harbor:
Design ResonantLowPassFilter, start of the top module:
module ResonantLowPassFilter(
    input clk,
    input signed [15:0] audio_in,
    input signed [15:0] cutoff,
    input signed [15:0] resonance,
    input signed [15:0] gain,
    input reset_n,
    output reg signed [15:0] filtered_audio
);
Size: ~2400 cells after synthesis, about 110 flip-flops.
export LEC_CHECK = 0
export CAP_MARGIN = 30
export CELL_PAD_IN_SITES_DETAIL_PLACEMENT = 1
export CELL_PAD_IN_SITES_GLOBAL_PLACEMENT = 2
export CORE_ASPECT_RATIO = 0.63
export CORE_MARGIN = 10
export CORE_UTILIZATION = 18
export CTS_CLUSTER_DIAMETER = 93
export CTS_CLUSTER_SIZE = 78
export GPL_ROUTABILITY_DRIVEN = 1
export GPL_TIMING_DRIVEN = 1
export HOLD_SLACK_MARGIN = 0.26
export MAX_ROUTING_LAYER = met4
export MIN_ROUTING_LAYER = met1
export PLACE_DENSITY_LB_ADDON = 0.1
export SETUP_SLACK_MARGIN = 1.22
export SLEW_MARGIN = 20
export TNS_END_PERCENT = 35
create_clock -name core_clock -period 9.33 [get_ports {clk}]
run.sh (not shown) runs the stock make flow with config.mk's settings and CLKGATE_MAP_FILE=.
Setup changes, harbor to quartz
- CORE_UTILIZATION: 18 -> 40
- MIN_ROUTING_LAYER: met1 -> unset
- TNS_END_PERCENT: 35 -> unset
- HOLD_SLACK_MARGIN: 0.26 -> unset
- CTS_CLUSTER_DIAMETER: 93 -> unset
- CTS_CLUSTER_SIZE: 78 -> unset
- CELL_PAD_IN_SITES_GLOBAL_PLACEMENT: 2 -> unset
- GPL_ROUTABILITY_DRIVEN: 1 -> unset
- GPL_TIMING_DRIVEN: 1 -> unset
- CORE_ASPECT_RATIO: 0.63 -> unset
- CAP_MARGIN: 30 -> 20
- PLACE_DENSITY_LB_ADDON: 0.1 -> unset
- CORE_MARGIN: 10 -> 7
- SETUP_SLACK_MARGIN: 1.22 -> unset
- CELL_PAD_IN_SITES_DETAIL_PLACEMENT: 1 -> unset
- the clock period (ns, I/O delays scaled along): 9.33 -> 7.0
Findings:
- quartz vs. harbor: global-route usage rose 6.9 points, upper clock frequency limit moved up, final non-filler cell total lower.
Inputs modified between quartz and tundra:
- a deleted MAX_ROUTING_LAYER that had been met4
- an added SETUP_SLACK_MARGIN of -0.63
- a change of CORE_MARGIN from 7 to 2
- a change of CORE_UTILIZATION from 40 to 55
- an added CTS_CLUSTER_SIZE of 100
- an added CTS_CLUSTER_DIAMETER of 218
- an added TNS_END_PERCENT of 5
- an added HOLD_SLACK_MARGIN of 0.25
[summary]
tundra against quartz: total wire length after detailed routing lost about 1.7%, vertical die dimension moved down.
Compared with quartz, in tundra worst-case clock skew shows a reduction of 0.0064 ns, cell area after placement shows a reduction of 0.99%, met3 demand-to-capacity share in global routing shows an increase of 1.2 points.
tundra ends up with lower number of well-tap cells placed than quartz does.
#### Input delta (lagoon over tundra)
- a deleted SETUP_SLACK_MARGIN that had been -0.63
- an added GPL_ROUTABILITY_DRIVEN of 0
- a deleted CTS_CLUSTER_DIAMETER that had been 218
- an added PLACE_DENSITY_LB_ADDON of 0.02
- a change of CORE_UTILIZATION from 55 to 34
- a deleted HOLD_SLACK_MARGIN that had been 0.25
- an added MIN_ROUTING_LAYER of met2
- a change of CORE_MARGIN from 2 to 10
- a change of CTS_CLUSTER_SIZE from 100 to 51
### Flow results
tundra → lagoon: via count rose by 36%, DRC marker count from the first detailed-route iteration rose by 150%, maximum frequency rose by 1.1%. Re combined flip-flop and latch cell area: lagoon is 16 um2 up on tundra.

* * *

Starting RTL as in the previous note.
Design ResonantLowPassFilter, start of the top module:
module ResonantLowPassFilter(
    input clk,
    input signed [15:0] audio_in,
    input signed [15:0] cutoff,
    input signed [15:0] resonance,
    input signed [15:0] gain,
    input reset_n,
    output reg signed [15:0] filtered_audio
);
clock: 5.72 ns
lec_check: 0
cap_margin: 5
core_margin: 2
core_utilization: 72
slew_margin: 20
tns_end_percent: 5
The starting point finished with negative setup slack left.
Then changed:
CAP_MARGIN = 10   (was 5)
SETUP_SLACK_MARGIN = 1.63   (was unset)
TNS_END_PERCENT = unset   (was 5)
Result: The new run ran to the end with violations: negative setup slack; final area is higher by about 3.7%; register-to-register slack barely changes.
Then changed:
CAP_MARGIN = 20   (was 10)
PLACE_DENSITY = 0.95   (was unset)
SETUP_SLACK_MARGIN = unset   (was 1.63)
Result: The changed run ran to the end with violations: negative setup slack; routed wire length goes up by well over a third; worst setup slack gets worse by 1200 ps; die area does not change; area after synthesis stays the same; clock skew stays flat.
Then changed:
CORE_UTILIZATION = 64   (was 72)
PLACE_DENSITY = unset   (was 0.95)
clock period = 6.75 ns   (was 5.72 ns; I/O delays follow)
=> With this change the flow ran to the end with no violations; routed wire length decreases by well over a third; via count fell by a quarter to a third; sequential share of layout area came out higher by 0.85 points; cell count falls by a few percent; cell area is lower by a little under a tenth; die area rises by roughly a tenth; count of clock-buffer cells in the layout does not change.
Then changed:
ABC_AREA = 1   (was unset)
CORE_UTILIZATION = 72   (was 64)
SETUP_SLACK_MARGIN = 0.62   (was unset)
clock period = 5.82 ns   (was 6.75 ns; I/O delays follow)
Effect: The new run finished but fails on negative setup slack. Clock skew increases by 3.3 ps. Non-clock buffer count increases by 132. Count of clock-buffer cells in the layout decreases by 1. Utilization increases by 14 points. Worst setup slack degrades by 280 ps. Via count increases by 36%. Cell area increases by about 17%. Global-route usage increases by 8.4 points. Wire length increases by 35%.
Then changed:
CTS_CLUSTER_SIZE = 98   (was unset)
TNS_END_PERCENT = 5   (was unset)
clock period = 4.65 ns   (was 5.82 ns; I/O delays follow)
Outcome: The changed run reached the layout checks and failed them: negative setup slack. Final area rose by 2.7%. Utilization rose by 2.3 points. Flip-flop count is unchanged. Via count rises by 6.6%. Synthesized cell count is unchanged. Worst hold slack gets worse by 110 ps. Global-route usage came out higher by 6.5 points. Area after synthesis does not change.
